==> run a: inputs <==
## recon_top_level
module recon_top_level#(parameter WIDTH = 15)( 
input [WIDTH:0] Xo, Zo , Yo,
input clk,
input ext_reset,
input [1:0] sel,
output [WIDTH:0] mac_out,
output [WIDTH:0] f,
input af_en,
output complete
);
Settings: LEC_CHECK=0, ABC_AREA=1, CAP_MARGIN=20, CORE_MARGIN=2, CORE_UTILIZATION=58, GPL_ROUTABILITY_DRIVEN=1, MIN_ROUTING_LAYER=met1, SETUP_SLACK_MARGIN=1.63, SLEW_MARGIN=40, TNS_END_PERCENT=45; clock period 7.23 ns.
run.sh (not shown) runs the stock make flow with config.mk's settings and CLKGATE_MAP_FILE=.
==> inputs of run b, as changes to run a <==
CORE_UTILIZATION = 44   (was 58)
CTS_CLUSTER_DIAMETER = 311   (was unset)
CTS_CLUSTER_SIZE = 98   (was unset)
GPL_ROUTABILITY_DRIVEN = unset   (was 1)
MIN_ROUTING_LAYER = unset   (was met1)
PLACE_DENSITY = 0.72   (was unset)
SETUP_SLACK_MARGIN = unset   (was 1.63)
SLEW_MARGIN = 20   (was 40)
TNS_END_PERCENT = unset   (was 45)
==> flow/constraint.sdc (replaced) <==
create_clock -name core_clock -period 8.5 [get_ports {clk}]
set_input_delay 1.7000 -clock core_clock [delete_from_list [all_inputs] [get_ports {clk}]]
set_output_delay 1.7000 -clock core_clock [all_outputs]
set_load 0.01 [all_outputs]
==> inputs of run c, as changes to run a <==
ABC_AREA = unset   (was 1)
CORE_UTILIZATION = 66   (was 58)
GPL_ROUTABILITY_DRIVEN = unset   (was 1)
MIN_ROUTING_LAYER = unset   (was met1)
SETUP_SLACK_MARGIN = unset   (was 1.63)
SLEW_MARGIN = 20   (was 40)
TNS_END_PERCENT = unset   (was 45)
==> flow/constraint.sdc (replaced) <==
create_clock -name core_clock -period 9.1 [get_ports {clk}]
set_input_delay 1.8200 -clock core_clock [delete_from_list [all_inputs] [get_ports {clk}]]
set_output_delay 1.8200 -clock core_clock [all_outputs]
set_load 0.01 [all_outputs]
==> inputs of run d, as changes to run a <==
ABC_AREA = unset   (was 1)
CORE_UTILIZATION = 68   (was 58)
GPL_ROUTABILITY_DRIVEN = unset   (was 1)
MIN_ROUTING_LAYER = unset   (was met1)
SETUP_SLACK_MARGIN = unset   (was 1.63)
SLEW_MARGIN = 20   (was 40)
TNS_END_PERCENT = unset   (was 45)
==> flow/constraint.sdc (replaced) <==
create_clock -name core_clock -period 6.88 [get_ports {clk}]
set_input_delay 1.3760 -clock core_clock [delete_from_list [all_inputs] [get_ports {clk}]]
set_output_delay 1.3760 -clock core_clock [all_outputs]
set_load 0.01 [all_outputs]
==> qor summary <==
Largest net degree at the start of global routing: run a 56; run b 56; run d 36; run c 56
R2r setup slk: run a 0.52 ns; run b 1.11 ns; run d -0.87 ns; run c 0.69 ns
Final total power: run a 4.71 mW; run b 3.60 mW; run d 5.03 mW; run c 3.46 mW
Critical Path Source Type: run a input pin; run b input pin; run d flop; run c input pin
Number of cells produced by synthesis: run a 2,819; run b 2,819; run d 2,447; run c 2,447
Area of the die: run a 0.0351 mm2; run b 0.0460 mm2; run d 0.0311 mm2; run c 0.0321 mm2
Total Routing Usage GR: run a 33.3%; run b 22.9%; run d 44.2%; run c 37.6%
Share of synthesized area spent on multiplexers: run a 0.411%; run b 0.411%; run d 10.6%; run c 10.6%
First-pass GRT wire length: run a 94.7 mm; run b 86.6 mm; run d 108 mm; run c 94.5 mm
Vert. Die Dim: run a 187 um; run b 214 um; run d 176 um; run c 179 um
Portion of the layout cell area used by clock cells: run a 2.50%; run b 2.79%; run d 2.39%; run c 2.65%
Count of antenna diodes in the layout: run a 1; run b 0; run d 0; run c 0
Pin slew with the least headroom to its limit: run a 0.841 ns; run b 0.912 ns; run d 1.01 ns; run c 1.09 ns
Clock tree buffer count of the final layout: run a 20; run b 18; run d 21; run c 19
Final cell count without fillers: run a 3,522; run b 3,473; run d 3,161; run c 2,926
Crit-path max cell delay: run a 0.39 ns; run b 0.48 ns; run d 0.60 ns; run c 0.49 ns
Result of the run: run a complete, no violations; run b complete, no violations; run d finished with violations; run c complete, no violations
Reasons for failing layout checks: run a -; run b -; run d negative setup slack; run c -
Flip-flop and latch power: run a 1.57 mW; run b 1.32 mW; run d 1.68 mW; run c 1.24 mW
Met3 routed wirelength: run a 3.81 mm; run b 2.72 mm; run d 8.66 mm; run c 4.60 mm

==> 07-21 <==
==> flow/design.v <==
`timescale 1ns / 1ps
module add_sub #(parameter WIDTH = 15)(
input signed [WIDTH:0] a,b,
input sel, 
output signed [WIDTH:0] out
);
wire [WIDTH+1:0] sum;
assign sum = sel?a-b:a+b;
assign out = {sum[WIDTH+1],sum[WIDTH-1:0]};
endmodule
`timescale 1ns / 1ps
module mux #(parameter WIDTH = 15)(
input [WIDTH:0] a,b,
input sel,
output [WIDTH:0]out
);
assign out = sel?b:a;
endmodule
`timescale 1ns / 1ps
module shifter#(parameter WIDTH = 15)(
input signed [WIDTH:0] a,
output signed [WIDTH:0] b,
input m , 
input [3:0] i
);
assign b = m? (a)>>>i :((i!=0)?(a)>>>(i-1):a);
endmodule
`timescale 1ns / 1ps
module rom#(parameter WIDTH = 15)(
input clk,
input sel ,
input [3:0] i,
output [WIDTH:0] rom_out
    );
 reg [WIDTH:0] rom_mem [0:19] ;
 initial begin
 rom_mem[0] =  16'b0000010000000000;
 rom_mem[1] =  16'b0000001000000000;
 rom_mem[2] =  16'b0000000100000000;
 rom_mem[3] =  16'b0000000010000000;
 rom_mem[4] =  16'b0000000001000000;
 rom_mem[5] =  16'b0000000000100000;
 rom_mem[6] =  16'b0000000000010000;
 rom_mem[7] =  16'b0000000000001000;
 rom_mem[8] =  16'b0000000000000100;
 rom_mem[9] =  16'b0000000000000010;
 rom_mem[10] =  16'b0000001000110010;
 rom_mem[11] =  16'b0000000100000110;
 rom_mem[12] =  16'b0000000010000001;
 rom_mem[13] =  16'b0000000001000000;
 rom_mem[14] =  16'b0000000000100000;
 rom_mem[15] =  16'b0000000000010000;
 rom_mem[16] =  16'b0000000000001000;
 rom_mem[17] =  16'b0000000000000100;
 rom_mem[18] =  16'b0000000000000010;
 rom_mem[19] =  16'b0000000000000001;
 end   
 assign rom_out = sel?rom_mem[i+9]:rom_mem[i-1];
endmodule
`timescale 1ns / 1ps
module recon_controlpath(
input clk,reset,
output reg selmx,selmy,selmz,
output reg [3:0]  i
);
reg start;
always @ (posedge clk) begin
    if(reset) begin 
        i <= 0;
        selmx <= 0;
        selmy <= 0;
        selmz <= 0; 
        start <= 1;
    end
    else if(start) begin
        if(i!=0) begin
        selmx <= 1;
        selmy <= 1;
        selmz <= 1; 
        end
        if(i != 10) begin
         i <= i+1;
        end
        else if (i==10) begin
            start <= 0;
            i <= 0;
            selmx <= 0;
            selmy <= 0;
            selmz <= 0; 
        end
    end
end
endmodule
`timescale 1ns / 1ps
module recon_datapath#(parameter WIDTH = 15)(
input clk,
input m,div,
input [WIDTH:0] Xo,Yo,Zo ,
input selmx,selmy,selmz,
output reg [WIDTH:0] Xout,Yout, Zout,
input [WIDTH:0] z_rom,
input [3:0] i
);
wire [WIDTH:0] x_mux, y_mux , z_mux;
wire [WIDTH:0] x_asout, y_asout , z_asout; 
wire [WIDTH:0] x_fout;
mux m_x(Xo , Xout , selmx , x_mux);
mux m_y(Yo , Yout , selmy , y_mux);
mux m_z(Zo , Zout , selmz , z_mux);
reg [WIDTH:0] Xi , Yi , Zi;
wire di = div?(~y_mux[15]):z_mux[15];
always @ (posedge clk) begin 
if(i!=0) begin
    Xout <= x_fout;
    Yout <= y_asout;
    Zout <= z_asout;
end
end
wire [WIDTH:0] x_sft, y_sft; 
shifter shftx(x_mux ,x_sft ,m, i);
shifter shfty(y_mux ,y_sft,m, i);
add_sub X_as(x_mux , y_sft ,di, x_asout);
add_sub Y_as(y_mux , x_sft ,di, y_asout);
add_sub Z_as(z_mux , z_rom ,~(di), z_asout);
mux m_xout(x_mux, x_asout , m , x_fout);
endmodule
`timescale 1ns / 1ps
module recon#(parameter WIDTH = 15)(
input clk,reset,m,div,
input [WIDTH:0] Xo, Yo ,Zo,
output [WIDTH:0] Xout , Yout , Zout,
output [3:0] i
);
wire selmx,selmy,selmz;
wire [WIDTH:0] rom_out ;
recon_datapath dt(clk,m,div,Xo,Yo,Zo,selmx, selmy,selmz,Xout, Yout, Zout ,rom_out, i);
recon_controlpath ct(clk,reset,selmx,selmy,selmz,i);
rom rm(clk,m,i,rom_out);
endmodule
`timescale 1ns / 1ps
module latch#(parameter WIDTH=15)(
input [WIDTH:0] Xout,Yout,Zout,
input [3:0] i,
input clk,reset,
output reg [WIDTH:0] X_H,Y_H,Z_H,
input af_en);
always@(posedge clk) begin
    if(reset) begin
        X_H<=16'b0;
        Y_H<=16'b0;
        Z_H<=16'b0;
    end
    else if(i==10&af_en)begin
        X_H<=16'b0000010011010100;
        Y_H<=16'b0;
        Z_H<=Yout;
    end
end
endmodule
`timescale 1ns / 1ps
module ResetLogic#(parameter WIDTH=15 )(
input ext_reset,
input clk,
output reg reset1,reset2,reset3,complete
);
reg [5:0] counter;
always@(posedge clk)begin
    if(ext_reset) begin
        reset1<=1;
        reset2<=1;
        reset3 <=1;
        complete <= 0;
        counter<=0;
    end
    else if(counter==0)begin
        counter<=counter+1;
        reset1<=0;
    end
    else if(counter==11) begin
        reset2<=0;
        counter <= counter + 1;
    end
    else if (counter == 22) begin 
        reset3 <= 0;
        counter <= counter + 1;
    end
    else if(counter ==33) begin
        complete <= 1;
    end
    else if(counter <34) begin 
        counter <= counter + 1;
    end
end
endmodule
`timescale 1ns / 1ps
module Neuron#(parameter WIDTH=15)(
input [WIDTH:0] Xo,Yo,Zo,
input clk,reset,
output [WIDTH:0] Sin_H,Cos_H,Z, 
output reset3,complete,
output [WIDTH:0] Yout,
input af_en
);
wire reset1,reset2;
wire zz;
assign Z=Yout;
wire[WIDTH:0] Xout,Zout;
wire [3:0] i1,i2;
wire [WIDTH:0] X_H,Y_H,Z_H;
reg [3:0] i1_d;
ResetLogic RL(reset,clk,reset1,reset2,reset3,complete);
recon linear(clk,reset1,1'b0,1'b0,Xo, Yo ,Zo,Xout , Yout , Zout, i1);
always @(posedge clk) i1_d <= i1;
latch l1(Xout,Yout,Zout, i1_d,clk,reset1,X_H,Y_H,Z_H,af_en);
recon hyperbolic(clk,reset2,1'b1,1'b0,X_H,Y_H,Z_H,Cos_H,Sin_H,zz,i2);
endmodule
`timescale 1ns / 1ps
module recon_top_level#(parameter WIDTH = 15)( 
input [WIDTH:0] Xo, Zo , Yo,
input clk,
input ext_reset,
input [1:0] sel,
output [WIDTH:0] mac_out,
output [WIDTH:0] f,
input af_en,
output complete
);
wire [WIDTH:0] z, coshz, sinhz;
wire reset3;
Neuron #(WIDTH)inneuron(Xo,Yo,Zo,clk,ext_reset, sinhz,coshz,z,reset3,complete,mac_out,af_en);
wire sign_z=z[WIDTH];
wire [WIDTH:0]relu ;
assign relu=sign_z?0:z;
wire [WIDTH:0] ez, ez_1;
add_sub #(WIDTH) adder1(coshz, sinhz, sel[0], ez);
add_sub #(WIDTH) adder2(ez, 16'b0000010000000000, sel[0], ez_1);
wire [WIDTH:0] w2,w3;
wire [WIDTH:0] divisor , dividend;
mux  #(WIDTH)m1(ez, coshz, sel[0], w2);
mux #(WIDTH) m2(ez_1, sinhz, sel[0], w3);
wire [WIDTH:0] div_out;
assign divisor =  {w3[15], (w3[14:0]>>2) };
assign dividend = {w2[15], (w2[14:0]>>2) };
wire [WIDTH:0] X_divout,Y_divout;
recon #(WIDTH) r_div(
 clk,reset3,1'b0,1'b1,
divisor, dividend ,16'b0,
 X_divout , Y_divout , div_out
);
assign f=sel[1]?(sel[0]?mac_out:relu):div_out;  
endmodule
==> flow/run.sh <==
#!/bin/bash
# the make line also repeats each setting of config.mk as NAME=value (left out here)
make -C /OpenROAD-flow-scripts/flow DESIGN_CONFIG=/design/flow/config.mk WORK_HOME=/design/flow/orfs CLKGATE_MAP_FILE= finish
==> flow/config.mk <==
export PLATFORM = sky130hd
export DESIGN_NAME = recon_top_level
export DESIGN_NICKNAME = recon_top_level
export VERILOG_FILES = /design/flow/design.v
export SDC_FILE = /design/flow/constraint.sdc
export NUM_CORES = 4
export LEC_CHECK = 0
export ABC_AREA = 0
export CAP_MARGIN = 20
export CELL_PAD_IN_SITES_DETAIL_PLACEMENT = 2
export CORE_ASPECT_RATIO = 1.14
export CORE_MARGIN = 6
export CORE_UTILIZATION = 71
export CTS_CLUSTER_DIAMETER = 291
export GPL_ROUTABILITY_DRIVEN = 0
export GPL_TIMING_DRIVEN = 0
export MIN_ROUTING_LAYER = met2
export SETUP_SLACK_MARGIN = 1.63
export SLEW_MARGIN = 10
export TNS_END_PERCENT = 80
==> flow/constraint.sdc <==
create_clock -name core_clock -period 12.9 [get_ports {clk}]
set_input_delay 2.5800 -clock core_clock [delete_from_list [all_inputs] [get_ports {clk}]]
set_output_delay 2.5800 -clock core_clock [all_outputs]
set_load 0.01 [all_outputs]
==> 10-12 (differences from 07-21) <==
- ABC_AREA: 0 -> unset
- CELL_PAD_IN_SITES_DETAIL_PLACEMENT: 2 -> unset
- CORE_ASPECT_RATIO: 1.14 -> unset
- CORE_MARGIN: 6 -> 2
- CORE_UTILIZATION: 71 -> 11
- CTS_CLUSTER_DIAMETER: 291 -> unset
- GPL_ROUTABILITY_DRIVEN: 0 -> unset
- GPL_TIMING_DRIVEN: 0 -> unset
- MIN_ROUTING_LAYER: met2 -> unset
- SETUP_SLACK_MARGIN: 1.63 -> unset
- SLEW_MARGIN: 10 -> 20
- TNS_END_PERCENT: 80 -> unset
==> flow/constraint.sdc (replaced) <==
create_clock -name core_clock -period 9.1 [get_ports {clk}]
set_input_delay 1.8200 -clock core_clock [delete_from_list [all_inputs] [get_ports {clk}]]
set_output_delay 1.8200 -clock core_clock [all_outputs]
set_load 0.01 [all_outputs]
==> 09-26 (differences from 07-21) <==
- ABC_AREA: 0 -> unset
- CELL_PAD_IN_SITES_DETAIL_PLACEMENT: 2 -> unset
- CORE_ASPECT_RATIO: 1.14 -> unset
- CORE_MARGIN: 6 -> 2
- CORE_UTILIZATION: 71 -> 40
- CTS_CLUSTER_DIAMETER: 291 -> unset
- GPL_ROUTABILITY_DRIVEN: 0 -> unset
- GPL_TIMING_DRIVEN: 0 -> unset
- MIN_ROUTING_LAYER: met2 -> unset
- SETUP_SLACK_MARGIN: 1.63 -> unset
- SLEW_MARGIN: 10 -> 20
- TNS_END_PERCENT: 80 -> unset
==> flow/constraint.sdc (replaced) <==
create_clock -name core_clock -period 8.5 [get_ports {clk}]
set_input_delay 1.7000 -clock core_clock [delete_from_list [all_inputs] [get_ports {clk}]]
set_output_delay 1.7000 -clock core_clock [all_outputs]
set_load 0.01 [all_outputs]
==> qor summary <==
metric	09-26	10-12	07-21
Via/cell ratio	5.66	3.65	-
Post-Route Hold Slack	0.461 ns	0.460 ns	-
Clock-pin slew of the registers on the worst-case setup and hold paths	0.08 ns	0.10 ns	-
Power share of the clock group	0.230	0.236	-
Count of tool warnings	44	44	-
Clock tree from TritonCTS	built	built	-
Net load switching power	1.37 mW	1.32 mW	-
Maximum number of buffers from clock root to sink	2	2	-
P_clk	851 µW	819 µW	-
Data required time of the worst path	8.75 ns	9.47 ns	-
Placement row count	82	157	65
Number of nets with antenna violations after routing	0	0	-
Detailed Route WL	62400 µm	69000 µm	-
Die width	229 µm	433 µm	170 µm
Sum Neg Setup Slack	0 ns	0 ns	-
Hold Path Class	reg -> reg	reg -> reg	-
Status	finished clean	finished clean	did not finish
Failing step	-	-	detailed placement (3_5_place_dp)
Number of cells on the worst reg-to-reg path	35	42	-
Critical Path Slowest Stage Cell	sky130_fd_sc_hd__or3_1	sky130_fd_sc_hd__fa_1	-
Hold path startpoint	inneuron.l1.Z_H[3]	inneuron.RL.reset1	-
Max power group	combinational logic	combinational logic	-
Met2 routed WL	28800 µm	35300 µm	-
Post-route insts no fill	3253	5012	-
Power and IR drop assume default switching activity.
